**run.sh**
```bash
#!/bin/bash
# the make line also repeats each setting of config.mk as NAME=value (left out here)
make -C /OpenROAD-flow-scripts/flow DESIGN_CONFIG=/design/flow/config.mk WORK_HOME=/design/flow/orfs CLKGATE_MAP_FILE= finish
```
**config.mk**
```make
export PLATFORM = sky130hd
export DESIGN_NAME = conv_1d
export DESIGN_NICKNAME = conv_1d
export VERILOG_FILES = /design/flow/design.v
export SDC_FILE = /design/flow/constraint.sdc
export NUM_CORES = 4
export LEC_CHECK = 0
export CAP_MARGIN = 40
export CORE_MARGIN = 2
export CORE_UTILIZATION = 72
export CTS_CLUSTER_SIZE = 15
export HOLD_SLACK_MARGIN = 0.29
export SETUP_SLACK_MARGIN = 0.81
export SLEW_MARGIN = 20
```
**constraint.sdc**
```tcl
create_clock -name core_clock -period 5.61 [get_ports {clk}]
set_input_delay 1.1220 -clock core_clock [delete_from_list [all_inputs] [get_ports {clk}]]
set_output_delay 1.1220 -clock core_clock [all_outputs]
set_load 0.01 [all_outputs]
```
**design.v**
```verilog
module conv_1d #(
    parameter DATA_WIDTH  = 8,
    parameter KERNEL_SIZE = 16
) (
    input logic clk,
    input logic arst_n,
    input  logic [DATA_WIDTH-1:0] signal_data,
    input  logic                  signal_vld,
    input  logic                  signal_last,
    output logic                  signal_rdy,
    input  logic [KERNEL_SIZE*DATA_WIDTH-1:0] kernel,
    output logic [DATA_WIDTH*2+$clog2(KERNEL_SIZE)-1:0] result_data,
    output logic                    result_vld,
    output logic                    result_last,
    input  logic                    result_rdy
);
  localparam PRODUCT_WIDTH = (DATA_WIDTH * 2);
  localparam RESULT_WIDTH  = PRODUCT_WIDTH + $clog2(KERNEL_SIZE);
  logic [KERNEL_SIZE-1:0][DATA_WIDTH-1:0] signal_buf;
  logic shift_vld;
  logic shift_last;
  always_ff @(posedge clk or negedge arst_n) begin
    if (!arst_n) begin
      signal_buf <= '0;
      shift_vld <= 1'b0;
      shift_last <= 1'b0;
    end else begin 
      if (signal_vld) begin  
        signal_buf <= {signal_data, signal_buf[KERNEL_SIZE-1:1]}; 
      end
      shift_vld <= signal_vld;
      shift_last <= signal_vld & signal_last;
    end
  end
  logic [KERNEL_SIZE-1:0][PRODUCT_WIDTH-1:0] products;
  always_comb begin
    for (int i = 0; i < KERNEL_SIZE; i++) begin
      products[i] = kernel[i*DATA_WIDTH +: DATA_WIDTH] * signal_buf[i];
    end
  end
  logic [KERNEL_SIZE-1:0][PRODUCT_WIDTH-1:0] products_buf;
  logic products_vld;
  logic products_last;
  always_ff @(posedge clk or negedge arst_n) begin
    if (!arst_n) begin
      products_buf <= '0;
      products_vld <= 1'b0;
      products_last <= 1'b0;
    end else begin
      products_buf <= products;
      products_vld <= shift_vld;
      products_last <= shift_last;
    end
  end
  logic [RESULT_WIDTH-1:0] sum;
  always_comb begin
    sum = 0;
    for (int i = 0; i < KERNEL_SIZE; i++) begin
      sum += products_buf[i];
    end
  end
  logic [RESULT_WIDTH-1:0] sum_buf;
  logic sum_vld;
  logic sum_last;
  always_ff @(posedge clk or negedge arst_n) begin
    if (!arst_n) begin
      sum_buf <= '0;
      sum_vld <= 1'b0;
      sum_last <= 1'b0;
    end else begin
      sum_buf <= sum;
      sum_vld <= products_vld;
      sum_last <= products_last;
    end
  end
  assign result_data = sum_buf;
  assign result_vld  = sum_vld;
  assign result_last = sum_last;
  assign signal_rdy  = 1'b1;
endmodule
```
==> flow_summary.yaml, run 1 <==
# physical design summary
global_routing:
  grt_max_degree: 105
  grt_pass1_vias: 38600
  antenna_found_initial: 3
  track_usage_pct: 34.1
  overflow: 0
  grt_pass1_wl_mm: 198
synth:
  top_cells_by_count: "1131 x inv_1, 796 x fa_1, 605 x ha_1"
  top_cell: "inv_1"
  ys.flop_type: "dfrtp_1"
  ys_sh_aoi_pct: 5.30
  yosys.area.top_type_share_pct: 31.1
  topCombFamilyByArea: "adder cells"
  synth_simple_gate_area_share_pct: 13.7
  syn_area_per_cell_um2: 9.93
  ys_types: 65
  syn_nets: 6709
  top_area_cell: "fa_1"
  ys_seq_share_pct: 20.0
  mux_share_pct: 2.97
  xor_area_share_pct: 3.01
  synth_chip_area_um2: 51300
  syn_area_um2: 51300
  ys_cells: 5167
  edf_count: 0
  top_cells_by_area: "fa_1 31%, dfrtp_1 20%, ha_1 15%, inv_1 8.3%, and2_1 6.8%"
  postSynth.asyncResetShare_pct: 100
  yosys_warnings: 1
  synth_cells: 5167
  ys.flops: 410
  synth_adder_area_share_pct: 45.8
worst_setup_path:
  critPathCaptureType: "register"
  critPathKind: "register to register"
  slowest_delay_ps: 570
  arrival_ps: 5980
  start_kind: "register"
  critPathRequiredTime_ps: 6140
  cp_max_fo: 3
  regToRegEndpoint: "sum_buf[18]"
  critPathTopFamily: "adder cells"
  worstSetupEndpoint: "sum_buf[18]"
  cp_num_cells: 18
  crit_start: "products_buf[98]"
  r2r_start: "products_buf[98]"
  path_cells: "fa_1 -> inv_2 -> fa_1 -> inv_2 -> fa_1 -> fa_1 -> fa_1 -> inv_2 -> fa_1 -> inv_2 -> ha_4 -> fa_2 -> a211oi_4 -> o21ai_2 -> a31oi_4 -> o21ai_2 -> mux2i_1 -> xor2_1"
  cp_common_cell: "fa_1"
  rr_worst_depth: 18
  slowest_stage: "fa_1"
  crit_buf_inv: 4
  reg2reg_slack_ps: 160
route:
  vias: 36000
  vias_per_cell: 5.61
  wl_mm: 121
  ant_nets: 0
  drc: 0
  antennaDiodeCount: 0
  detail_route.first_pass.iterations: 6
  drt_iter0_markers: 2165
  routedWlPerCell_um: 18.8
floorplanning:
  fp-row-count: 97
  fp.dieW_um: 271
  io_pins: 164
  floorplan.core_util_pct: 73.0
  core_area_um2: 70300
  die_h_um: 271
  chipArea_um2: 73400
min_path:
  hold_class: "register to register"
  hold_path_startpoint: "shift_vld"
  whs_path_depth: 0
  hold_end: "products_vld"
flow_run:
  tool_warnings: 36
  maxCapViolations: 0
timing:
  relSlewSlack_pct: 38.3
  setup_violations: 0
  fin_skew_ps: 14.2
  final_hold_viol_count: 0
  rsz0062_at_grt: "true"
  tightest_slew_ps: 926
  final_max_slew_viol_count: 0
  clock.fmax_ghz: 0.184
  period_minus_slack_ps: 5450
  finalCritPeriodShare_pct: 97.1
  fin_ws_ps: 164
cts:
  cts_tree: "yes"
  insertion_delay_ps: 620
  cts_buffers: 49
  clk_pin_slew_ps: 60
  cts_max_path_buffers: 3
  root_buffer: "clkbuf_16"
  cts_sinks: 410
  htree_levels: 2
cells_and_area:
  nets: 6982
  fin_area_um2: 57800
  syn_to_final_growth_pct: 12.6
  final_cells: 6418
place:
  place.gp.congestion: 0.895
  numPortBuffers: 161
  dp_hpwl_mm: 94.5
  pre_cts_slack_ps: -94.5
  dpl.cell_count: 6294
  placed_area_um2: 54900
run_status:
  status: "finished clean"
-- through the flow --
step                      utilization (%)  hold slack, ps  TNS, ps
after detailed placement             78.1             337     -101
final                                82.2             348        0
after global placement               78.1             333    -81.6
after floorplan                         -             331        0
after CTS                            81.1             351        0
after global routing                 82.2             352        0
-- per-layer routing --
metal	track usage [%]	up-vias	wire length [um]	part of all wire (%)
met3	4.70	219	7210	6.0
met5	0	-	27	0.022
met1	47.4	18400	50700	42
met4	8.71	4	3100	2.6
met2	57.0	1058	59600	49
li1	-	16400	-	-
-- timing repair --
item	CTS	global route
pin swaps	34	79
hold buffers	0	0
endpoints found under the setup margin	56	87
setup buffers	11	24
gates resized	96	175
-- final cells by class --
cell class / instances / area [um^2]
inverters: 1131 / 4250
clock buffers: 64 / 1420
well taps: 940 / 1180
flip-flops and latches: 410 / 10300
clock inverters: 25 / 360
repair buffers: 347 / 3140
multi-input cells: 3501 / 37200
fillers: 4374 / 12500
==> inputs of run 2 (changes only) <==
- CAP_MARGIN: 40 -> 20
- CTS_CLUSTER_SIZE: 15 -> 50
- HOLD_SLACK_MARGIN: 0.29 -> unset
- SETUP_SLACK_MARGIN: 0.81 -> -0.4
- clock period: 5.61 -> 4.03 ns (I/O delays scaled with it)
==> run 2 against run 1 <==
  * The layout now fails its checks (setup timing)
  * Non-clock buffer count grew 671
  * Clock skew grew 12 ps
  * Hold slack lost 200 ps
  * Register-to-register slack lost 2000 ps
  * Synthesized cell count is the same
  * Area after synthesis is the same
  * Worst setup slack lost 2000 ps
  * Largest cell class unchanged
==> flow_summary.yaml, run 2 <==
# physical design summary
run_status:
  status: "finished with violations"
  so_faults: "setup timing"
worst_setup_path:
  critPathKind: "register to register"
  critPathTopFamily: "adder cells"
  slowest_delay_ps: 590
  arrival_ps: 6400
  cp_max_fo: 3
  crit_start: "products_buf[98]"
  path_cells: "fa_1 -> inv_2 -> fa_1 -> inv_2 -> fa_1 -> fa_1 -> fa_1 -> inv_1 -> fa_1 -> inv_2 -> ha_4 -> fa_2 -> a211oi_4 -> o21ai_2 -> a31oi_4 -> o221ai_1 -> a21oi_1 -> xnor2_1"
  regToRegEndpoint: "sum_buf[16]"
  cp_common_cell: "fa_1"
  reg2reg_slack_ps: -1830
  crit_buf_inv: 4
  critPathCaptureType: "register"
  start_kind: "register"
  r2r_start: "products_buf[98]"
  worstSetupEndpoint: "sum_buf[16]"
  critPathRequiredTime_ps: 4580
  slowest_stage: "fa_1"
  rr_worst_depth: 18
  cp_num_cells: 18
synth:
  mux_share_pct: 2.97
  synth_simple_gate_area_share_pct: 13.7
  ys.flop_type: "dfrtp_1"
  synth_cells: 5167
  xor_area_share_pct: 3.01
  postSynth.asyncResetShare_pct: 100
  ys.flops: 410
  ys_seq_share_pct: 20.0
  yosys.area.top_type_share_pct: 31.1
  ys_sh_aoi_pct: 5.30
  synth_chip_area_um2: 51300
  ys_types: 65
  syn_area_um2: 51300
  synth_adder_area_share_pct: 45.8
  top_cells_by_area: "fa_1 31%, dfrtp_1 20%, ha_1 15%, inv_1 8.3%, and2_1 6.8%"
  syn_area_per_cell_um2: 9.93
  top_cell: "inv_1"
  top_cells_by_count: "1131 x inv_1, 796 x fa_1, 605 x ha_1"
  syn_nets: 6709
  edf_count: 0
  ys_cells: 5167
  yosys_warnings: 1
  topCombFamilyByArea: "adder cells"
  top_area_cell: "fa_1"
timing:
  fin_skew_ps: 25.7
  final_max_slew_viol_count: 0
  final_hold_viol_count: 0
  rsz0062_at_grt: "true"
  clock.fmax_ghz: 0.171
  fin_ws_ps: -1830
  tightest_slew_ps: 979
  fin_tns_setup_ps: -46030
  fin_hold_ws_ps: 153
  setup_violations: 119
  period_minus_slack_ps: 5860
  finalCritPeriodShare_pct: 145
  relSlewSlack_pct: 34.8
global_routing:
  antenna_found_initial: 7
  grt_pass1_vias: 44600
  grt_pass1_wl_mm: 233
  overflow: 0
  grt_max_degree: 131
  track_usage_pct: 40.6
cts:
  cts_sinks: 410
  cts_buffers: 50
  cts_hold_buf: 0
  htree_levels: 2
  clk_pin_slew_ps: 70
  root_buffer: "clkbuf_16"
  cts_max_path_buffers: 3
  cts_tree: "yes"
  insertion_delay_ps: 640
floorplanning:
  fp-row-count: 97
  floorplan.core_util_pct: 73.0
  die_h_um: 271
  fp.dieW_um: 271
  io_pins: 164
  chipArea_um2: 73400
  core_area_um2: 70300
cells_and_area:
  nets: 7654
  n_fill_cell: 3106
  syn_to_final_growth_pct: 23.3
  post-route-util_pct: 90.0
place:
  pre_cts_slack_ps: -1340
  numPortBuffers: 161
  dp_hpwl_mm: 109
  place.gp.congestion: 0.929
route:
  drt_iter0_markers: 3515
  vias: 41300
  wl_mm: 153
  ant_nets: 0
  drc: 0
  detail_route.first_pass.iterations: 6
  routedWlPerCell_um: 21.5
  vias_per_cell: 5.83
flow_run:
  tool_warnings: 34
  maxCapViolations: 0
min_path:
  hold_class: "input pin to asynchronous set/reset pin"
## run 2: area by class of cell
type	instances	area [um^2]	share of cell area, %
flip-flops and latches	410	10300	16.3
multi-input cells	3501	37400	59.2
inverters	1131	4250	6.72
diodes	1	2.50	0.00396
clock buffers	56	1360	2.15
clock inverters	38	499	0.790
repair buffers	1018	8230	13.0
well taps	940	1180	1.86
## run 2: timing repair
action	in CTS	in global routing
setup endpoints to repair	55	99
gates resized	108	247
pin swaps	45	117
gates cloned	0	0
setup buffers	11	18
## run 2: metrics by stage
stage / cells / cell area [um^2]
floorplan: 5167 / 51600
global placement: 6988 / 60300
detailed placement: 6988 / 60300
CTS: 7086 / 62400
global route: 7095 / 63200
finish: 7095 / 63200
## run 2: metal layers
metal  global-route usage, %  vias to the layer above  share of wire, %
li1                        -                    17700                 -
met1                    51.4                    20800                36
met2                    68.2                     2135                49
met3                    7.22                      723               8.9
met4                    18.8                        6               6.5
met5                       0                        -             0.024
==> inputs of run 3 (changes only) <==
- ABC_AREA: unset -> 0
- CAP_MARGIN: 20 -> 10
- CELL_PAD_IN_SITES_DETAIL_PLACEMENT: unset -> 2
- CORE_MARGIN: 2 -> 10
- CORE_UTILIZATION: 72 -> 27
- CTS_CLUSTER_DIAMETER: unset -> 256
- CTS_CLUSTER_SIZE: 50 -> 13
- GPL_ROUTABILITY_DRIVEN: unset -> 0
- GPL_TIMING_DRIVEN: unset -> 1
- MAX_ROUTING_LAYER: unset -> met4
- MIN_ROUTING_LAYER: unset -> met1
- PLACE_DENSITY_LB_ADDON: unset -> 0.15
- SETUP_SLACK_MARGIN: -0.4 -> unset
- SLEW_MARGIN: 20 -> 10
- TNS_END_PERCENT: unset -> 15
- clock period: 4.03 -> 3.45 ns (I/O delays scaled with it)
==> run 3 against run 2 <==
  * Still fails the layout checks on setup timing
  * Critical path depth is 2 higher
  * Maximum frequency is 9.3% higher
  * First-iteration DRC count is 63% lower
  * Design area is 8.0% higher
  * Worst setup slack worse by 81 ps
  * Synthesized cell count stayed put
  * Hold slack worse by 150 ps
  * Register-to-register slack worse by 80 ps
  * Sequential share of layout area is 1.1 points lower
  * Critical endpoint is now sum_buf[15]
==> flow_summary.yaml, run 3 <==
# physical design summary
flow_run:
  maxCapViolations: 0
  tool_warnings: 30
synth:
  syn_area_um2: 51300
  yosys.area.top_type_share_pct: 31.1
  synth_cells: 5167
  topCombFamilyByArea: "adder cells"
  syn_area_per_cell_um2: 9.93
  ys_cells: 5167
  ys_seq_share_pct: 20.0
  top_cells_by_count: "1131 x inv_1, 796 x fa_1, 605 x ha_1"
  syn_nets: 6709
  postSynth.asyncResetShare_pct: 100
  ys_types: 65
  yosys_warnings: 1
  synth_chip_area_um2: 51300
  xor_area_share_pct: 3.01
  top_area_cell: "fa_1"
  top_cell: "inv_1"
  edf_count: 0
  top_cells_by_area: "fa_1 31%, dfrtp_1 20%, ha_1 15%, inv_1 8.3%, and2_1 6.8%"
  ys.flop_type: "dfrtp_1"
  synth_simple_gate_area_share_pct: 13.7
  synth_adder_area_share_pct: 45.8
  ys_sh_aoi_pct: 5.30
  ys.flops: 410
  mux_share_pct: 2.97
route:
  wl_mm: 175
  vias: 39100
  ant_nets: 0
  drc: 0
  routedWlPerCell_um: 19.8
  drt_iter0_markers: 1309
  vias_per_cell: 4.42
  detail_route.first_pass.iterations: 4
worst_setup_path:
  critPathTopFamily: "adder cells"
  rr_worst_depth: 20
  cp_common_cell: "fa_1"
  critPathKind: "register to register"
  worstSetupEndpoint: "sum_buf[15]"
  slowest_stage: "fa_1"
  regToRegEndpoint: "sum_buf[15]"
  start_kind: "register"
  crit_buf_inv: 8
  arrival_ps: 5860
  slowest_delay_ps: 540
  cp_max_fo: 2
  critPathRequiredTime_ps: 3950
  cp_num_cells: 20
  r2r_start: "products_buf[98]"
  critPathCaptureType: "register"
  reg2reg_slack_ps: -1910
  path_cells: "fa_1 -> inv_1 -> fa_1 -> inv_2 -> fa_1 -> fa_1 -> fa_1 -> inv_1 -> fa_1 -> inv_2 -> ha_4 -> buf_4 -> buf_6 -> a211oi_4 -> o21ai_2 -> a211oi_2 -> buf_4 -> buf_6 -> nor2_4 -> xnor2_1"
  crit_start: "products_buf[98]"
global_routing:
  grt_pass1_wl_mm: 276
  grt_pass1_vias: 47300
  track_usage_pct: 17.3
  grt_max_degree: 81
  antenna_found_initial: 22
  overflow: 0
timing:
  relSlewSlack_pct: 34.8
  tightest_slew_ps: 978
  final_max_slew_viol_count: 0
  fin_ws_ps: -1910
  fin_skew_ps: 41.7
  clock.fmax_ghz: 0.187
  finalCritPeriodShare_pct: 155
  period_minus_slack_ps: 5360
  rsz0062_at_grt: "true"
  final_hold_viol_count: 0
  setup_violations: 172
floorplanning:
  io_pins: 164
  chipArea_um2: 208000
  die_h_um: 456
  core_area_um2: 188000
  fp-row-count: 159
  floorplan.core_util_pct: 27.2
  fp.dieW_um: 456
cells_and_area:
  fin_area_um2: 68300
  post-route-util_pct: 36.2
  syn_to_final_growth_pct: 33.1
  nets: 7876
cts:
  clk_pin_slew_ps: 80
  cts_tree: "yes"
  htree_levels: 2
  insertion_delay_ps: 650
  cts_sinks: 410
  cts_buffers: 37
  root_buffer: "clkbuf_16"
  cts_max_path_buffers: 3
place:
  placed_area_um2: 63500
  dp_hpwl_mm: 146
  pre_cts_slack_ps: -2010
  numPortBuffers: 161
run_status:
  status: "finished with violations"
  so_faults: "setup timing"
min_path:
  hold_class: "input pin to asynchronous set/reset pin"
run 3: final cells by class:
class	instances	area [um^2]
Antenna cell	11	27.5
Clock buffer	38	951
Clock inverter	3	45.0
Fill cell	20200	120000
Inverter	1131	4250
Multi-Input combinational cell	3501	39400
Sequential cell	410	10300
Tap cell	2495	3120
Timing Repair Buffer	1253	10100
run 3: what timing repair did:
action / CTS / global route
gates resized: 564 / 298
setup endpoints to repair: 186 / 185
pin swaps: 191 / 160
hold buffers: 0 / 0
setup buffers: 54 / 51
run 3: metal layers:
| layer | vias up | track usage (%) | share of wire (%) |
|---|---|---|---|
| li1 | 18100 | - | - |
| met4 | 0 | 4.21 | 2.8 |
| met2 | 353 | 30.0 | 51 |
| met3 | 173 | 1.99 | 2.5 |
| met1 | 20500 | 21.3 | 44 |
| met5 | - | - | 0 |
run 3: stage by stage:
| step | hold WS [ps] | cells | TNS [ps] |
|---|---|---|---|
| 2_1_floorplan | 331 | 5167 | -98910 |
| 3_3_place_gp | 335 | 8698 | -264960 |
| 3_5_place_dp | 336 | 8698 | -275210 |
| 4_1_cts | 80.6 | 8785 | -110080 |
| 5_1_grt | 127 | 8842 | -133380 |
| 6_report | 7.02 | 8842 | -108030 |
==> inputs of run 4 (changes only) <==
- ABC_AREA: 0 -> unset
- CAP_MARGIN: 10 -> 20
- CELL_PAD_IN_SITES_DETAIL_PLACEMENT: 2 -> unset
- CORE_MARGIN: 10 -> 2
- CORE_UTILIZATION: 27 -> 72
- CTS_CLUSTER_DIAMETER: 256 -> 331
- CTS_CLUSTER_SIZE: 13 -> 22
- GPL_ROUTABILITY_DRIVEN: 0 -> unset
- GPL_TIMING_DRIVEN: 1 -> unset
- MIN_ROUTING_LAYER: met1 -> unset
- PLACE_DENSITY: unset -> 0.66
- PLACE_DENSITY_LB_ADDON: 0.15 -> unset
- SLEW_MARGIN: 10 -> 20
- TNS_END_PERCENT: 15 -> 5
- clock period: 3.45 -> 3.25 ns (I/O delays scaled with it)
==> run 4 against run 3 <==
  * The layout still fails its checks (setup timing)
  * Register-to-register slack worse by 330 ps
  * Via count up 5.5%
  * Die area down 65%
  * Synthesized cell count unchanged
  * Global-route usage up 24 points
  * Sequential cell count unchanged
  * Sequential share of layout area up 1.1 points
  * Worst setup slack worse by 330 ps
  * Maximum frequency down 2.4%
  * Critical endpoint is now sum_buf[17]
==> flow_summary.yaml, run 4 <==
# physical design summary
worst_setup_path:
  reg2reg_slack_ps: -2240
  cp_max_fo: 3
  rr_worst_depth: 20
  critPathRequiredTime_ps: 3740
  r2r_start: "products_buf[82]"
  arrival_ps: 5980
  crit_start: "products_buf[82]"
  regToRegEndpoint: "sum_buf[17]"
  cp_num_cells: 20
  worstSetupEndpoint: "sum_buf[17]"
  start_kind: "register"
  critPathKind: "register to register"
  crit_buf_inv: 8
  critPathTopFamily: "adder cells"
  cp_common_cell: "fa_1"
  critPathCaptureType: "register"
  slowest_delay_ps: 590
  path_cells: "inv_2 -> fa_1 -> inv_2 -> fa_1 -> fa_1 -> fa_1 -> fa_1 -> inv_1 -> fa_1 -> inv_2 -> ha_4 -> buf_4 -> buf_6 -> a211oi_4 -> o21ai_4 -> buf_6 -> buf_6 -> a21oi_4 -> o31a_1 -> xnor2_1"
  slowest_stage: "fa_1"
synth:
  topCombFamilyByArea: "adder cells"
  synth_adder_area_share_pct: 45.8
  ys_types: 65
  syn_area_per_cell_um2: 9.93
  ys_cells: 5167
  top_cells_by_area: "fa_1 31%, dfrtp_1 20%, ha_1 15%, inv_1 8.3%, and2_1 6.8%"
  edf_count: 0
  syn_nets: 6709
  yosys.area.top_type_share_pct: 31.1
  yosys_warnings: 1
  ys_seq_share_pct: 20.0
  ys_sh_aoi_pct: 5.30
  postSynth.asyncResetShare_pct: 100
  ys.flop_type: "dfrtp_1"
  mux_share_pct: 2.97
  ys.flops: 410
  top_area_cell: "fa_1"
  synth_cells: 5167
  synth_simple_gate_area_share_pct: 13.7
  xor_area_share_pct: 3.01
  syn_area_um2: 51300
  top_cell: "inv_1"
  synth_chip_area_um2: 51300
  top_cells_by_count: "1131 x inv_1, 796 x fa_1, 605 x ha_1"
timing:
  finalCritPeriodShare_pct: 169
  fin_ws_ps: -2240
  final_max_slew_viol_count: 0
  setup_violations: 187
  tightest_slew_ps: 702
  period_minus_slack_ps: 5490
  final_hold_viol_count: 0
  clock.fmax_ghz: 0.182
  rsz0062_at_grt: "true"
  fin_hold_ws_ps: 39.0
  fin_skew_ps: 25.6
  relSlewSlack_pct: 53.2
flow_run:
  tool_warnings: 32
  maxCapViolations: 0
floorplanning:
  fp-row-count: 97
  chipArea_um2: 73400
  die_h_um: 271
  io_pins: 164
  floorplan.core_util_pct: 73.0
  core_area_um2: 70300
  fp.dieW_um: 271
global_routing:
  antenna_found_initial: 1
  overflow: 0
  track_usage_pct: 40.9
  grt_max_degree: 76
  grt_pass1_vias: 44400
  grt_pass1_wl_mm: 229
place:
  numPortBuffers: 161
  dp_hpwl_mm: 112
  pre_cts_slack_ps: -2200
  place.gp.congestion: 0.968
run_status:
  so_faults: "setup timing"
  status: "finished with violations"
cells_and_area:
  syn_to_final_growth_pct: 23.8
  nets: 7693
  n_fill_cell: 2997
min_path:
  hold_class: "input pin to asynchronous set/reset pin"
route:
  drc: 0
  detail_route.first_pass.iterations: 9
  wl_mm: 150
  ant_nets: 0
  vias_per_cell: 5.82
  vias: 41300
  routedWlPerCell_um: 21.2
  drt_iter0_markers: 3021
cts:
  htree_levels: 1
  clk_pin_slew_ps: 100
  cts_sinks: 410
  root_buffer: "clkbuf_16"
  cts_max_path_buffers: 3
  insertion_delay_ps: 610
  cts_tree: "yes"
  cts_buffers: 22
-- run 4: area by class of cell --
class / instances / area (um^2) / area share (%)
repair buffers: 1085 / 8750 / 13.8
flip-flops and latches: 410 / 10300 / 16.2
diodes: 2 / 5.00 / 0.00788
multi-input cells: 3501 / 38400 / 60.5
clock inverters: 1 / 8.76 / 0.0138
well taps: 940 / 1180 / 1.85
inverters: 1131 / 4250 / 6.69
clock buffers: 23 / 576 / 0.907
-- run 4: through the flow --
step	area [um^2]	util, %	setup TNS (ps)	cells
2_1_floorplan	51300	-	-148060	5167
3_3_place_gp	60600	86.2	-269370	7056
3_5_place_dp	60600	86.2	-280630	7056
4_1_cts	62300	88.7	-141430	7085
5_1_grt	63500	90.3	-169280	7092
6_report	63500	90.3	-148560	7093
-- run 4: layer usage --
layer | global-route usage (%) | up-vias | part of all wire, %
met5 | - | - | 0
li1 | - | 17800 | -
met1 | 50.2 | 20800 | 36
met3 | 7.26 | 711 | 8.3
met4 | 15.7 | 0 | 6.0
met2 | 68.0 | 2013 | 49
-- run 4: timing repair --
item | CTS | global route
hold buffers | 0 | 0
pin swaps | 90 | 57
gates resized | 333 | 222
setup endpoints to repair | 192 | 192
setup buffers | 5 | 8
==> inputs of run 5 (changes only) <==
- CORE_UTILIZATION: 72 -> 64
- CTS_CLUSTER_DIAMETER: 331 -> unset
- CTS_CLUSTER_SIZE: 22 -> unset
- MAX_ROUTING_LAYER: met4 -> unset
- PLACE_DENSITY: 0.66 -> unset
- TNS_END_PERCENT: 5 -> unset
- clock period: 3.25 -> 6.24 ns (I/O delays scaled with it)
==> run 5 against run 4 <==
  * The run now finishes clean
  * Critical endpoint is now sum_buf[18]
  * Design area down 12%
  * Maximum frequency down 8.1%
  * Worst setup slack better by 2500 ps
  * Sequential cell count unchanged
  * Die area up 12%
  * Largest cell class unchanged
  * Clock skew down 2.4 ps
  * First-iteration DRC count down 39%
  * Global-route usage down 11 points
  * Synthesized cell count unchanged
==> flow_summary.yaml, run 5 <==
# physical design summary
timing:
  period_minus_slack_ps: 5970
  setup_violations: 0
  rsz0062_at_grt: "false"
  final_max_slew_viol_count: 0
  finalCritPeriodShare_pct: 95.7
  fin_skew_ps: 23.2
  fin_ws_ps: 267
  fin_tns_setup_ps: 0
  final_hold_viol_count: 0
  tightest_slew_ps: 862
  relSlewSlack_pct: 42.5
  clock.fmax_ghz: 0.167
route:
  wl_met3_mm: 6.25
  vias_per_cell: 5.38
  dr_wl_met2_mm: 54.9
  drt_iter0_markers: 1847
  vias: 34400
  detail_route.first_pass.iterations: 5
  routedWlPerCell_um: 17.9
  top_layer_used: "met4"
  wl_mm: 114
  ant_nets: 0
  drc: 0
  met1_length_mm: 51.1
cts:
  cts_setup_buffers: 0
  cts_hold_buf: 0
  clk_pin_slew_ps: 60
  htree_levels: 2
  cts_resized: 0
  cts_buffers: 51
  root_buffer: "clkbuf_16"
  cts_max_path_buffers: 3
  insertion_delay_ps: 610
  cts_sinks: 410
  cts_tree: "yes"
floorplanning:
  chipArea_um2: 82400
  floorplan.core_util_pct: 64.8
  fp-row-count: 103
  fp.dieW_um: 287
  core_area_um2: 79100
  io_pins: 164
  die_h_um: 287
min_path:
  whs_path_depth: 0
  hold_path_startpoint: "shift_vld"
  hold_end: "products_vld"
  hold_class: "register to register"
global_routing:
  track_usage_pct: 29.7
  overflow: 0
  grt_max_degree: 129
  grt_pass1_wl_mm: 193
  antenna_found_initial: 3
  grt_pass1_vias: 36700
synth:
  synth_adder_area_share_pct: 45.8
  yosys.area.top_type_share_pct: 31.1
  syn_area_um2: 51300
  ys_types: 65
  ys.flop_type: "dfrtp_1"
  synth_chip_area_um2: 51300
  top_cell: "inv_1"
  ys_sh_aoi_pct: 5.30
  yosys_warnings: 1
  ys_seq_share_pct: 20.0
  top_cells_by_count: "1131 x inv_1, 796 x fa_1, 605 x ha_1"
  top_cells_by_area: "fa_1 31%, dfrtp_1 20%, ha_1 15%, inv_1 8.3%, and2_1 6.8%"
  postSynth.asyncResetShare_pct: 100
  top_area_cell: "fa_1"
  topCombFamilyByArea: "adder cells"
  synth_simple_gate_area_share_pct: 13.7
  mux_share_pct: 2.97
  xor_area_share_pct: 3.01
  edf_count: 0
  syn_area_per_cell_um2: 9.93
  syn_nets: 6709
  ys_cells: 5167
  synth_cells: 5167
  ys.flops: 410
worst_setup_path:
  slowest_stage: "fa_1"
  path_cells: "fa_1 -> inv_1 -> fa_1 -> inv_1 -> fa_1 -> fa_1 -> fa_1 -> inv_1 -> fa_1 -> inv_1 -> ha_1 -> fa_1 -> a211oi_1 -> o21ai_0 -> a31oi_2 -> o21ai_1 -> mux2i_1 -> xor2_1"
  critPathTopFamily: "adder cells"
  arrival_ps: 6500
  crit_buf_inv: 4
  regToRegEndpoint: "sum_buf[18]"
  critPathKind: "register to register"
  reg2reg_slack_ps: 270
  cp_num_cells: 18
  critPathCaptureType: "register"
  cp_common_cell: "fa_1"
  rr_worst_depth: 18
  crit_start: "products_buf[98]"
  critPathRequiredTime_ps: 6760
  r2r_start: "products_buf[98]"
  cp_max_fo: 4
  slowest_delay_ps: 590
  start_kind: "register"
  worstSetupEndpoint: "sum_buf[18]"
place:
  placed_area_um2: 54100
  numPortBuffers: 161
  place.gp.congestion: 0.950
  pre_cts_slack_ps: 315
  dp_hpwl_mm: 94.2
cells_and_area:
  syn_to_final_growth_pct: 9.02
  nets: 6844
  fin_area_um2: 55900
flow_run:
  tool_warnings: 32
  maxCapViolations: 0
run_status:
  status: "finished clean"
[run 5: area by class of cell]
class / count / area [um^2]
antenna: 1 / 2.50
clock buffer: 64 / 1420
clock inverter: 29 / 379
fill: 6087 / 23200
inverter: 1131 / 4250
multi-input combinational: 3501 / 36300
sequential: 410 / 10300
tap: 1050 / 1310
timing repair buffer: 207 / 1990
[run 5: routing by layer]
metal	global-route usage, %	vias up
met1	42.1	17500
met2	48.8	687
met4	6.33	0
li1	-	16100
met3	4.61	121
met5	0	-
[run 5: per-stage QoR]
step | utilization [%] | cells | hold WS [ps]
floorplan | - | 5167 | 331
finish | 70.7 | 6393 | 348
global route | 70.7 | 6392 | 354
detailed placement | 68.4 | 6299 | 335
global placement | 68.4 | 6299 | 332
CTS | 70.7 | 6392 | 348
==> inputs of run 6 (changes only) <==
- CAP_MARGIN: 20 -> 15
- CORE_UTILIZATION: 64 -> 72
- CTS_CLUSTER_SIZE: unset -> 90
- HOLD_SLACK_MARGIN: unset -> 0.3
- MAX_ROUTING_LAYER: unset -> met4
- SETUP_SLACK_MARGIN: unset -> 0.67
- SLEW_MARGIN: 20 -> 30
- clock period: 6.24 -> 5.17 ns (I/O delays scaled with it)
==> run 6 against run 5 <==
  * The layout now fails its checks (setup timing)
  * Hold slack improved by 14 ps
  * Design area is 6.6% higher
  * Area after synthesis unchanged
  * Clock skew fell by 6.9 ps
==> flow_summary.yaml, run 6 <==
# physical design summary
route:
  ant_nets: 0
  wl_mm: 127
  drt_iter0_markers: 2277
  vias: 37300
  vias_per_cell: 5.61
  routedWlPerCell_um: 19.1
  drc: 0
  detail_route.first_pass.iterations: 5
timing:
  rsz0062_at_grt: "true"
  setup_violations: 12
  period_minus_slack_ps: 5500
  final_max_slew_viol_count: 0
  final_hold_viol_count: 0
  relSlewSlack_pct: 40.0
  fin_skew_ps: 16.3
  clock.fmax_ghz: 0.182
  finalCritPeriodShare_pct: 106
  fin_ws_ps: -328
  tightest_slew_ps: 900
worst_setup_path:
  crit_start: "products_buf[21]"
  crit_buf_inv: 7
  path_cells: "inv_1 -> fa_1 -> inv_1 -> fa_1 -> fa_1 -> fa_1 -> fa_1 -> inv_1 -> fa_1 -> inv_1 -> ha_1 -> o21ai_0 -> o21ai_2 -> a31oi_4 -> buf_4 -> buf_6 -> buf_12 -> xnor2_4"
  arrival_ps: 5990
  reg2reg_slack_ps: -330
  r2r_start: "products_buf[21]"
  cp_max_fo: 3
  critPathKind: "register to register"
  cp_common_cell: "fa_1"
  slowest_stage: "fa_1"
  worstSetupEndpoint: "sum_buf[10]"
  rr_worst_depth: 18
  cp_num_cells: 18
  critPathCaptureType: "register"
  slowest_delay_ps: 600
  critPathRequiredTime_ps: 5660
  regToRegEndpoint: "sum_buf[10]"
  start_kind: "register"
  critPathTopFamily: "adder cells"
synth:
  top_cell: "inv_1"
  syn_nets: 6709
  ys_sh_aoi_pct: 5.30
  edf_count: 0
  postSynth.asyncResetShare_pct: 100
  yosys_warnings: 1
  synth_chip_area_um2: 51300
  ys_seq_share_pct: 20.0
  ys_types: 65
  syn_area_um2: 51300
  top_cells_by_area: "fa_1 31%, dfrtp_1 20%, ha_1 15%, inv_1 8.3%, and2_1 6.8%"
  top_area_cell: "fa_1"
  topCombFamilyByArea: "adder cells"
  xor_area_share_pct: 3.01
  ys.flops: 410
  top_cells_by_count: "1131 x inv_1, 796 x fa_1, 605 x ha_1"
  mux_share_pct: 2.97
  synth_simple_gate_area_share_pct: 13.7
  syn_area_per_cell_um2: 9.93
  yosys.area.top_type_share_pct: 31.1
  ys_cells: 5167
  ys.flop_type: "dfrtp_1"
  synth_adder_area_share_pct: 45.8
  synth_cells: 5167
flow_run:
  tool_warnings: 35
  maxCapViolations: 0
cts:
  cts_hold_buf: 0
  cts_tree: "yes"
  clk_pin_slew_ps: 60
  root_buffer: "clkbuf_16"
  cts_buffers: 47
  insertion_delay_ps: 600
  htree_levels: 2
  cts_max_path_buffers: 3
  cts_sinks: 410
floorplanning:
  core_area_um2: 70300
  fp.dieW_um: 271
  io_pins: 164
  fp-row-count: 97
  chipArea_um2: 73400
  die_h_um: 271
  floorplan.core_util_pct: 73.0
place:
  place.gp.congestion: 0.993
  pre_cts_slack_ps: -343
  dpl.cell_count: 6533
  dp_hpwl_mm: 99.5
  numPortBuffers: 161
  placed_area_um2: 57000
cells_and_area:
  final_cells: 6648
  syn_to_final_growth_pct: 16.2
  nets: 7210
  fin_area_um2: 59600
global_routing:
  overflow: 0
  grt_max_degree: 102
  track_usage_pct: 37.0
  grt_pass1_wl_mm: 206
  antenna_found_initial: 6
  grt_pass1_vias: 40100
run_status:
  so_faults: "setup timing"
  status: "finished with violations"
min_path:
  hold_end: "products_vld"
  whs_path_depth: 0
  hold_path_startpoint: "shift_vld"
  hold_class: "register to register"
[run 6: routing by layer]
metal,vias up,part of all wire (%),GRT usage [%]
li1,16900,-,-
met1,18900,40,47.2
met2,1260,49,59.5
met3,329,6.9,7.01
met4,0,4.1,13.3
met5,-,0,-
[run 6: stage by stage]
| step | hold WS, ps | utilization (%) | TNS [ps] |
|---|---|---|---|
| 2_1_floorplan | 331 | - | 0 |
| 3_3_place_gp | 334 | 81.2 | -6010 |
| 3_5_place_dp | 347 | 81.2 | -9310 |
| 4_1_cts | 357 | 84.2 | -707 |
| 5_1_grt | 371 | 84.8 | -3620 |
| 6_report | 362 | 84.8 | -2270 |
[run 6: timing repair]
| item | in CTS | in global routing |
|---|---|---|
| setup endpoints to repair | 107 | 101 |
| setup buffers | 15 | 11 |
| gates resized | 212 | 280 |
| pin swaps | 70 | 134 |
[run 6: cell type report]
cell class              count  area (um^2)
diodes                      5         12.5
inverters                1131         4250
well taps                 940         1180
repair buffers            577         4670
clock inverters            19          285
flip-flops and latches    410        10300
fillers                  3954        10700
multi-input cells        3501        37500
clock buffers              65         1390
==> inputs of run 7 (changes only) <==
- CAP_MARGIN: 15 -> 5
- CTS_CLUSTER_SIZE: 90 -> 24
- MAX_ROUTING_LAYER: met4 -> unset
- SETUP_SLACK_MARGIN: 0.67 -> 0.68
- SLEW_MARGIN: 30 -> 25
- clock period: 5.17 -> 5.21 ns (I/O delays scaled with it)
==> run 7 against run 6 <==
  * The layout still fails its checks (setup timing)
  * Maximum frequency grew 0.28%
  * Final cell count shrank 0.66%
  * Design area shrank 0.39%
  * First-iteration DRC count shrank 6.8%
  * Core utilization shrank 0.33 points
  * Wire length shrank 1.4%
  * Non-clock buffer count shrank 49
  * Sequential share of layout area is essentially flat
==> flow_summary.yaml, run 7 <==
# physical design summary
run_status:
  status: "finished with violations"
  so_faults: "setup timing"
timing:
  tightest_slew_ps: 1080
  finalCritPeriodShare_pct: 105
  fin_tns_setup_ps: -2400
  clock.fmax_ghz: 0.182
  final_max_slew_viol_count: 0
  setup_violations: 12
  period_minus_slack_ps: 5480
  relSlewSlack_pct: 28.2
  final_hold_viol_count: 0
  fin_ws_ps: -273
  fin_skew_ps: 19.5
  rsz0062_at_grt: "true"
place:
  pre_cts_slack_ps: -364
  numPortBuffers: 161
  place.gp.congestion: 0.945
  dp_hpwl_mm: 98.4
worst_setup_path:
  path_cells: "inv_2 -> fa_1 -> fa_1 -> inv_2 -> fa_1 -> fa_1 -> fa_1 -> inv_1 -> fa_1 -> inv_2 -> ha_4 -> fa_2 -> a211oi_4 -> o21ai_2 -> a31oi_4 -> buf_4 -> buf_6 -> o21ai_2 -> xnor2_1"
  start_kind: "register"
  cp_max_fo: 3
  critPathTopFamily: "adder cells"
  worstSetupEndpoint: "sum_buf[12]"
  reg2reg_slack_ps: -270
  arrival_ps: 5990
  slowest_stage: "fa_1"
  regToRegEndpoint: "sum_buf[12]"
  crit_buf_inv: 6
  crit_start: "products_buf[210]"
  critPathCaptureType: "register"
  critPathKind: "register to register"
  cp_common_cell: "fa_1"
  rr_worst_depth: 19
  r2r_start: "products_buf[210]"
  critPathRequiredTime_ps: 5720
  slowest_delay_ps: 570
  cp_num_cells: 19
cells_and_area:
  syn_to_final_growth_pct: 15.7
  nets: 7164
floorplanning:
  floorplan.core_util_pct: 73.0
  io_pins: 164
  chipArea_um2: 73400
  die_h_um: 271
  core_area_um2: 70300
  fp-row-count: 97
  fp.dieW_um: 271
route:
  routedWlPerCell_um: 19.0
  wl_mm: 125
  drc: 0
  drt_iter0_markers: 2123
  detail_route.first_pass.iterations: 5
  vias_per_cell: 5.60
  vias: 37000
  ant_nets: 0
global_routing:
  antenna_found_initial: 4
  overflow: 0
  grt_max_degree: 122
  grt_pass1_wl_mm: 203
  track_usage_pct: 35.0
  grt_pass1_vias: 39900
cts:
  root_buffer: "clkbuf_16"
  insertion_delay_ps: 620
  clk_pin_slew_ps: 70
  htree_levels: 2
  cts_max_path_buffers: 3
  cts_tree: "yes"
  cts_sinks: 410
  cts_buffers: 50
synth:
  top_cell: "inv_1"
  syn_area_per_cell_um2: 9.93
  ys.flops: 410
  ys.flop_type: "dfrtp_1"
  synth_adder_area_share_pct: 45.8
  top_cells_by_area: "fa_1 31%, dfrtp_1 20%, ha_1 15%, inv_1 8.3%, and2_1 6.8%"
  ys_seq_share_pct: 20.0
  ys_sh_aoi_pct: 5.30
  top_cells_by_count: "1131 x inv_1, 796 x fa_1, 605 x ha_1"
  top_area_cell: "fa_1"
  syn_nets: 6709
  synth_chip_area_um2: 51300
  edf_count: 0
  mux_share_pct: 2.97
  xor_area_share_pct: 3.01
  yosys_warnings: 1
  synth_cells: 5167
  yosys.area.top_type_share_pct: 31.1
  synth_simple_gate_area_share_pct: 13.7
  ys_cells: 5167
  ys_types: 65
  topCombFamilyByArea: "adder cells"
  postSynth.asyncResetShare_pct: 100
  syn_area_um2: 51300
flow_run:
  tool_warnings: 35
  maxCapViolations: 0
min_path:
  hold_class: "input pin to asynchronous set/reset pin"
-- run 7: layout make-up --
cell class | instances | area, um^2
multi-input combinational | 3501 | 37600
fill | 4044 | 10900
sequential | 410 | 10300
timing repair buffer | 528 | 4350
inverter | 1131 | 4250
clock buffer | 65 | 1390
tap | 940 | 1180
clock inverter | 27 | 307
antenna | 2 | 5.00
-- run 7: timing repair --
| item | CTS | global route |
|---|---|---|
| hold buffers | 0 | 0 |
| resized | 162 | 218 |
| setup endpoints to repair | 92 | 98 |
| buffers inserted | 6 | 12 |
| pin swaps | 70 | 120 |
| cloned | 0 | 0 |
-- run 7: per-layer routing --
layer	routed length (um)	GRT usage, %
met2	62200	58.5
met4	4530	12.0
met5	13	0
met3	8520	6.94
met1	49900	46.1
-- run 7: through the flow --
step / cells / util (%) / cell area [um^2] / hold slack (ps)
finish: 6604 / 84.5 / 59300 / 298
global route: 6604 / 84.5 / 59300 / 315
detailed placement: 6491 / 80.7 / 56700 / 347
CTS: 6589 / 83.5 / 58600 / 362
floorplan: 5167 / - / 51800 / 331
global placement: 6491 / 80.7 / 56700 / 335
==> inputs of run 8 (changes only) <==
- ABC_AREA: unset -> 0
- CAP_MARGIN: 5 -> 20
- CELL_PAD_IN_SITES_GLOBAL_PLACEMENT: unset -> 1
- CORE_MARGIN: 2 -> 10
- CORE_UTILIZATION: 72 -> 40
- CTS_CLUSTER_SIZE: 24 -> unset
- HOLD_SLACK_MARGIN: 0.3 -> -0.03
- PLACE_DENSITY: unset -> 0.39
- SETUP_SLACK_MARGIN: 0.68 -> 0.53
- SLEW_MARGIN: 25 -> 5
- TNS_END_PERCENT: unset -> 40
- clock period: 5.21 -> 6.0 ns (I/O delays scaled with it)
==> run 8 against run 7 <==
  * The run now finishes clean
  * Die area grew 95%
  * First-iteration DRC count shrank 29%
  * Critical path depth shrank 2
  * Design area shrank 2.8%
  * Hold slack gained 49 ps
  * Via count shrank 7.2%
==> flow_summary.yaml, run 8 <==
# physical design summary
cells_and_area:
  n_fill_cell: 12600
  post-route-util_pct: 45.2
  syn_to_final_growth_pct: 12.4
  final_cells: 7106
  nets: 6940
timing:
  fin_hold_ws_ps: 347
  finalCritPeriodShare_pct: 91.1
  final_hold_viol_count: 0
  rsz0062_at_grt: "true"
  setup_violations: 0
  final_max_slew_viol_count: 0
  period_minus_slack_ps: 5460
  tightest_slew_ps: 789
  fin_tns_setup_ps: 0
  relSlewSlack_pct: 47.4
  clock.fmax_ghz: 0.183
  fin_skew_ps: 41.5
worst_setup_path:
  cp_max_fo: 5
  slowest_stage: "fa_1"
  regToRegEndpoint: "sum_buf[18]"
  critPathTopFamily: "adder cells"
  critPathRequiredTime_ps: 6580
  critPathKind: "register to register"
  critPathCaptureType: "register"
  crit_buf_inv: 4
  start_kind: "register"
  worstSetupEndpoint: "sum_buf[18]"
  path_cells: "fa_1 -> inv_1 -> fa_1 -> inv_1 -> fa_1 -> fa_1 -> fa_1 -> inv_1 -> fa_1 -> inv_1 -> ha_1 -> a21oi_1 -> o21bai_1 -> a21oi_1 -> o21ai_4 -> mux2i_2 -> xor2_1"
  arrival_ps: 6040
  crit_start: "products_buf[107]"
  cp_common_cell: "fa_1"
  rr_worst_depth: 17
  reg2reg_slack_ps: 540
  cp_num_cells: 17
  slowest_delay_ps: 680
  r2r_start: "products_buf[107]"
floorplanning:
  chipArea_um2: 143000
  die_h_um: 378
  floorplan.core_util_pct: 40.2
  fp.dieW_um: 378
  fp-row-count: 131
  io_pins: 164
  core_area_um2: 128000
cts:
  cts_max_path_buffers: 3
  insertion_delay_ps: 680
  clk_pin_slew_ps: 60
  root_buffer: "clkbuf_16"
  cts_hold_buf: 0
  cts_sinks: 410
  cts_tree: "yes"
  htree_levels: 2
  cts_buffers: 55
route:
  detail_route.first_pass.iterations: 5
  vias_per_cell: 4.83
  ant_nets: 0
  vias: 34300
  drc: 0
  routedWlPerCell_um: 19.1
  drt_iter0_markers: 1508
  wl_mm: 136
synth:
  syn_area_um2: 51300
  top_cells_by_count: "1131 x inv_1, 796 x fa_1, 605 x ha_1"
  top_cell: "inv_1"
  ys_cells: 5167
  xor_area_share_pct: 3.01
  syn_area_per_cell_um2: 9.93
  ys_types: 65
  top_cells_by_area: "fa_1 31%, dfrtp_1 20%, ha_1 15%, inv_1 8.3%, and2_1 6.8%"
  mux_share_pct: 2.97
  edf_count: 0
  ys.flops: 410
  synth_cells: 5167
  yosys.area.top_type_share_pct: 31.1
  syn_nets: 6709
  ys_sh_aoi_pct: 5.30
  synth_adder_area_share_pct: 45.8
  postSynth.asyncResetShare_pct: 100
  top_area_cell: "fa_1"
  synth_simple_gate_area_share_pct: 13.7
  ys_seq_share_pct: 20.0
  synth_chip_area_um2: 51300
  ys.flop_type: "dfrtp_1"
  topCombFamilyByArea: "adder cells"
  yosys_warnings: 1
global_routing:
  antenna_found_initial: 14
  grt_max_degree: 136
  grt_pass1_wl_mm: 217
  track_usage_pct: 19.6
  grt_pass1_vias: 37100
  overflow: 0
flow_run:
  tool_warnings: 34
  maxCapViolations: 0
min_path:
  hold_path_startpoint: "shift_last"
  hold_class: "register to register"
  whs_path_depth: 0
  hold_end: "products_last"
place:
  numPortBuffers: 161
  dp_hpwl_mm: 113
  dpl.cell_count: 6997
  place.gp.congestion: 0.846
run_status:
  status: "finished clean"
==> run 8: layout make-up <==
class / count / area, um^2 / area share (%)
Inverter: 1131 / 4250 / 7.36
Tap cell: 1662 / 2080 / 3.61
Clock buffer: 67 / 1490 / 2.59
Antenna cell: 1 / 2.50 / 0.00434
Sequential cell: 410 / 10300 / 17.8
Timing Repair Buffer: 299 / 2720 / 4.72
Clock inverter: 35 / 437 / 0.757
Multi-Input combinational cell: 3501 / 36400 / 63.2
==> run 8: stage by stage <==
stage / cell area [um^2] / worst slack [ps]
floorplan: 51300 / 632
global placement: 55600 / 68.3
detailed placement: 55600 / 104
CTS: 57500 / 372
global route: 57700 / 370
finish: 57700 / 535
==> run 8: repair_timing <==
| item | CTS | global route |
|---|---|---|
| setup buffers | 1 | 5 |
| endpoints found under the setup margin | 10 | 12 |
| resized | 12 | 22 |
| pin swaps | 5 | 15 |
==> run 8: metal layers <==
metal / GRT usage (%) / vias up / routed length, um
met2: 31.9 / 379 / 63300
met4: 3.77 / 4 / 2190
met5: 0 / - / 27
met3: 2.26 / 94 / 4460
li1: - / 16300 / -
met1: 28.0 / 17600 / 65500
==> inputs of run 9 (changes only) <==
- ABC_AREA: 0 -> 1
- CAP_MARGIN: 20 -> 10
- CELL_PAD_IN_SITES_GLOBAL_PLACEMENT: 1 -> unset
- CORE_MARGIN: 10 -> 2
- CORE_UTILIZATION: 40 -> 72
- CTS_CLUSTER_DIAMETER: unset -> 256
- CTS_CLUSTER_SIZE: unset -> 21
- GPL_ROUTABILITY_DRIVEN: unset -> 0
- GPL_TIMING_DRIVEN: unset -> 1
- HOLD_SLACK_MARGIN: -0.03 -> unset
- MIN_ROUTING_LAYER: unset -> met1
- PLACE_DENSITY: 0.39 -> 0.64
- SETUP_SLACK_MARGIN: 0.53 -> unset
- SLEW_MARGIN: 5 -> 20
- TNS_END_PERCENT: 40 -> 80
- clock period: 6.0 -> 4.9 ns (I/O delays scaled with it)
==> run 9 against run 8 <==
  * The layout now fails its checks (setup timing)
  * Register-to-register slack worse by 690 ps
  * Sequential cell count stayed put
  * Highest routed layer is now met4
==> flow_summary.yaml, run 9 <==
# physical design summary
run_status:
  status: "finished with violations"
  so_faults: "setup timing"
flow_run:
  tool_warnings: 33
  maxCapViolations: 0
global_routing:
  grt_max_degree: 120
  antenna_found_initial: 1
  overflow: 0
  track_usage_pct: 34.2
  grt_pass1_wl_mm: 209
  grt_pass1_vias: 42500
timing:
  clock.fmax_ghz: 0.198
  fin_ws_ps: -157
  relSlewSlack_pct: 47.6
  fin_skew_ps: 26.9
  final_hold_viol_count: 0
  period_minus_slack_ps: 5060
  finalCritPeriodShare_pct: 103
  setup_violations: 7
  tightest_slew_ps: 786
  rsz0062_at_grt: "true"
  fin_hold_ws_ps: 332
  fin_tns_setup_ps: -467
  final_max_slew_viol_count: 0
synth:
  xor_area_share_pct: 2.23
  postSynth.asyncResetShare_pct: 100
  mux_share_pct: 0
  yosys.area.top_type_share_pct: 29.8
  ys_seq_share_pct: 19.2
  syn_area_per_cell_um2: 8.13
  yosys_warnings: 1
  synth_simple_gate_area_share_pct: 15.1
  syn_nets: 8114
  synth_adder_area_share_pct: 44.0
  top_area_cell: "fa_1"
  ys.flops: 410
  top_cells_by_area: "fa_1 30%, dfrtp_1 19%, ha_1 14%, inv_1 13%, nand2_1 12%"
  synth_chip_area_um2: 53400
  top_cell: "inv_1"
  topCombFamilyByArea: "adder cells"
  syn_area_um2: 53400
  edf_count: 0
  ys.flop_type: "dfrtp_1"
  ys_sh_aoi_pct: 3.96
  ys_types: 34
  ys_cells: 6572
  top_cells_by_count: "1909 x inv_1, 1637 x nand2_1, 796 x fa_1"
  synth_cells: 6572
floorplanning:
  io_pins: 164
  fp-row-count: 99
  die_h_um: 276
  fp.dieW_um: 276
  floorplan.core_util_pct: 73.0
  core_area_um2: 73200
  chipArea_um2: 76400
route:
  vias: 40800
  detail_route.first_pass.iterations: 8
  vias_per_cell: 5.27
  wl_mm: 126
  routedWlPerCell_um: 16.2
  drt_iter0_markers: 2762
  drc: 0
  ant_nets: 0
worst_setup_path:
  arrival_ps: 5530
  regToRegEndpoint: "sum_buf[13]"
  crit_start: "products_buf[102]"
  slowest_delay_ps: 630
  r2r_start: "products_buf[102]"
  critPathTopFamily: "adder cells"
  critPathKind: "register to register"
  cp_common_cell: "fa_1"
  worstSetupEndpoint: "sum_buf[13]"
  slowest_stage: "fa_1"
  path_cells: "fa_1 -> inv_2 -> fa_1 -> inv_1 -> fa_1 -> fa_1 -> fa_1 -> inv_1 -> fa_1 -> inv_2 -> ha_4 -> a21oi_4 -> nor2_1 -> nor2_1 -> nand2_1 -> buf_4 -> nand2_1 -> nand2_1 -> nand2_1 -> nand2_2"
  cp_num_cells: 20
  rr_worst_depth: 20
  critPathRequiredTime_ps: 5370
  reg2reg_slack_ps: -160
  critPathCaptureType: "register"
  crit_buf_inv: 5
  start_kind: "register"
  cp_max_fo: 3
cts:
  cts_hold_buf: 0
  clk_pin_slew_ps: 100
  cts_max_path_buffers: 3
  cts_tree: "yes"
  insertion_delay_ps: 600
  htree_levels: 1
  root_buffer: "clkbuf_16"
  cts_buffers: 23
  cts_sinks: 410
cells_and_area:
  nets: 8326
  fin_area_um2: 58500
  post-route-util_pct: 79.9
  final_cells: 7743
  syn_to_final_growth_pct: 9.46
place:
  placed_area_um2: 57500
  numPortBuffers: 161
  dpl.cell_count: 7715
  pre_cts_slack_ps: -193
  dp_hpwl_mm: 105
min_path:
  hold_class: "input pin to asynchronous set/reset pin"
-- run 9: final cells by class --
| class | instances | area, um^2 |
|---|---|---|
| well taps | 959 | 1200 |
| multi-input cells | 3968 | 35300 |
| clock buffers | 23 | 576 |
| fillers | 5038 | 14700 |
| diodes | 1 | 2.50 |
| repair buffers | 472 | 3990 |
| flip-flops and latches | 410 | 10300 |
| inverters | 1909 | 7170 |
| clock inverters | 1 | 11.3 |
-- run 9: layer usage --
layer | wire, um | global-route usage (%) | vias to the layer above
met3 | 10500 | 7.18 | 266
met1 | 50700 | 45.4 | 19900
li1 | - | - | 19300
met2 | 60000 | 57.2 | 1393
met5 | 0 | 0 | -
met4 | 4450 | 9.91 | 0
-- run 9: timing repair --
item / CTS / global route
endpoints found under the hold margin: 0 / 0
buffers inserted: 0 / 3
gates resized: 16 / 88
endpoints found under the setup margin: 13 / 12
gates cloned: 0 / 0
pin swaps: 7 / 32
==> inputs of run 10 (changes only) <==
- ABC_AREA: 1 -> 0
- CELL_PAD_IN_SITES_DETAIL_PLACEMENT: unset -> 0
- CORE_MARGIN: 2 -> 10
- CORE_UTILIZATION: 72 -> 31
- CTS_CLUSTER_SIZE: 21 -> 13
- MAX_ROUTING_LAYER: unset -> met4
- PLACE_DENSITY: 0.64 -> unset
- PLACE_DENSITY_LB_ADDON: unset -> 0.15
- SETUP_SLACK_MARGIN: unset -> 0.99
- SLEW_MARGIN: 20 -> 10
- TNS_END_PERCENT: 80 -> 10
- clock period: 4.9 -> 3.45 ns (I/O delays scaled with it)
==> run 10 against run 9 <==
  * The layout still fails its checks (setup timing)
  * Die area up 140%
  * Sequential share of layout area is 2.1 points lower
  * Global-route usage shrank 17 points
  * First-iteration DRC count down 48%
  * Register-to-register slack got worse by 1600 ps
  * Synthesized cell count shrank 21%
  * Largest cell class unchanged
  * Highest routed layer unchanged
==> flow_summary.yaml, run 10 <==
# physical design summary
synth:
  ys_cells: 5167
  yosys.area.top_type_share_pct: 31.1
  synth_cells: 5167
  top_cells_by_area: "fa_1 31%, dfrtp_1 20%, ha_1 15%, inv_1 8.3%, and2_1 6.8%"
  ys_seq_share_pct: 20.0
  yosys_warnings: 1
  syn_area_um2: 51300
  syn_area_per_cell_um2: 9.93
  ys.flops: 410
  ys_sh_aoi_pct: 5.30
  top_cells_by_count: "1131 x inv_1, 796 x fa_1, 605 x ha_1"
  top_cell: "inv_1"
  synth_chip_area_um2: 51300
  ys.flop_type: "dfrtp_1"
  synth_simple_gate_area_share_pct: 13.7
  postSynth.asyncResetShare_pct: 100
  ys_types: 65
  mux_share_pct: 2.97
  top_area_cell: "fa_1"
  syn_nets: 6709
  edf_count: 0
  xor_area_share_pct: 3.01
  topCombFamilyByArea: "adder cells"
  synth_adder_area_share_pct: 45.8
global_routing:
  gr-usage-met2_pct: 27.0
  antenna_found_initial: 10
  grt_pass1_wl_mm: 234
  grt_max_degree: 68
  track_usage_pct: 16.8
  grt_use_met1_pct: 22.4
  overflow: 0
  top_usage_layer: "met2"
  grt_pass1_vias: 41300
  met3_usage_pct: 2.16
route:
  ant_nets: 0
  drt_iter0_markers: 1437
  detail_route.first_pass.iterations: 7
  vias: 37100
  wl_mm: 145
  vias_per_cell: 4.39
  drc: 0
  routedWlPerCell_um: 17.1
worst_setup_path:
  start_kind: "register"
  r2r_start: "products_buf[226]"
  cp_max_fo: 3
  critPathRequiredTime_ps: 3990
  slowest_delay_ps: 570
  critPathKind: "register to register"
  reg2reg_slack_ps: -1760
  arrival_ps: 5740
  slowest_stage: "fa_1"
  worstSetupEndpoint: "sum_buf[16]"
  crit_start: "products_buf[226]"
  critPathTopFamily: "adder cells"
  rr_worst_depth: 19
  cp_common_cell: "fa_1"
  cp_num_cells: 19
  path_cells: "inv_2 -> fa_1 -> fa_1 -> inv_2 -> fa_2 -> fa_1 -> fa_1 -> inv_1 -> fa_1 -> inv_2 -> ha_4 -> fa_2 -> a211oi_4 -> o21ai_2 -> a31oi_2 -> buf_4 -> o221ai_1 -> a21oi_1 -> xnor2_1"
  crit_buf_inv: 5
  critPathCaptureType: "register"
  regToRegEndpoint: "sum_buf[16]"
run_status:
  so_faults: "setup timing"
  status: "finished with violations"
cells_and_area:
  fin_area_um2: 66700
  n_fill_cell: 16400
  final_cells: 8451
  nets: 7797
  post-route-util_pct: 40.5
  syn_to_final_growth_pct: 30.1
place:
  dpl.cell_count: 8372
  dp_hpwl_mm: 123
  placed_area_um2: 62900
  numPortBuffers: 161
  pre_cts_slack_ps: -1850
flow_run:
  tool_warnings: 30
  maxCapViolations: 0
timing:
  clock.fmax_ghz: 0.192
  final_max_slew_viol_count: 0
  fin_ws_ps: -1760
  fin_skew_ps: 31.7
  finalCritPeriodShare_pct: 151
  period_minus_slack_ps: 5210
  final_hold_viol_count: 0
  setup_violations: 167
  relSlewSlack_pct: 49.3
  tightest_slew_ps: 760
  rsz0062_at_grt: "true"
cts:
  htree_levels: 2
  clk_pin_slew_ps: 80
  cts_max_path_buffers: 3
  root_buffer: "clkbuf_16"
  cts_tree: "yes"
  insertion_delay_ps: 610
  cts_sinks: 410
  cts_buffers: 37
  cts_hold_buf: 0
floorplanning:
  fp.dieW_um: 427
  floorplan.core_util_pct: 31.2
  core_area_um2: 165000
  die_h_um: 427
  fp-row-count: 149
  chipArea_um2: 182000
  io_pins: 164
min_path:
  hold_class: "input pin to asynchronous set/reset pin"
## run 10: final cells by class
cell class	count	area [um^2]	share of cell area [%]
timing repair buffer	1174	9470	14.2
multi-input combinational	3501	39000	58.4
inverter	1131	4250	6.36
clock buffer	39	976	1.46
clock inverter	2	17.5	0.0262
sequential	410	10300	15.5
tap	2189	2740	4.10
antenna	5	12.5	0.0187
## run 10: through the flow
stage          TNS (ps)  hold slack, ps
6_report         -96660            1.37
5_1_grt         -121570            9.90
4_1_cts         -101410           0.930
3_5_place_dp    -256770             336
3_3_place_gp    -258590             335
2_1_floorplan   -104140             331
## run 10: metal layers
| layer | vias up | share of wire, % |
|---|---|---|
| li1 | 18000 | - |
| met1 | 18600 | 47 |
| met2 | 386 | 47 |
| met3 | 137 | 3.2 |
| met4 | 0 | 2.7 |
| met5 | - | 0 |
## run 10: repair_timing
| item | 4_1_cts | 5_1_grt |
|---|---|---|
| pin swaps | 183 | 155 |
| setup endpoints to repair | 234 | 227 |
| cloned | 0 | 0 |
| buffers inserted | 23 | 10 |
| resized | 506 | 239 |
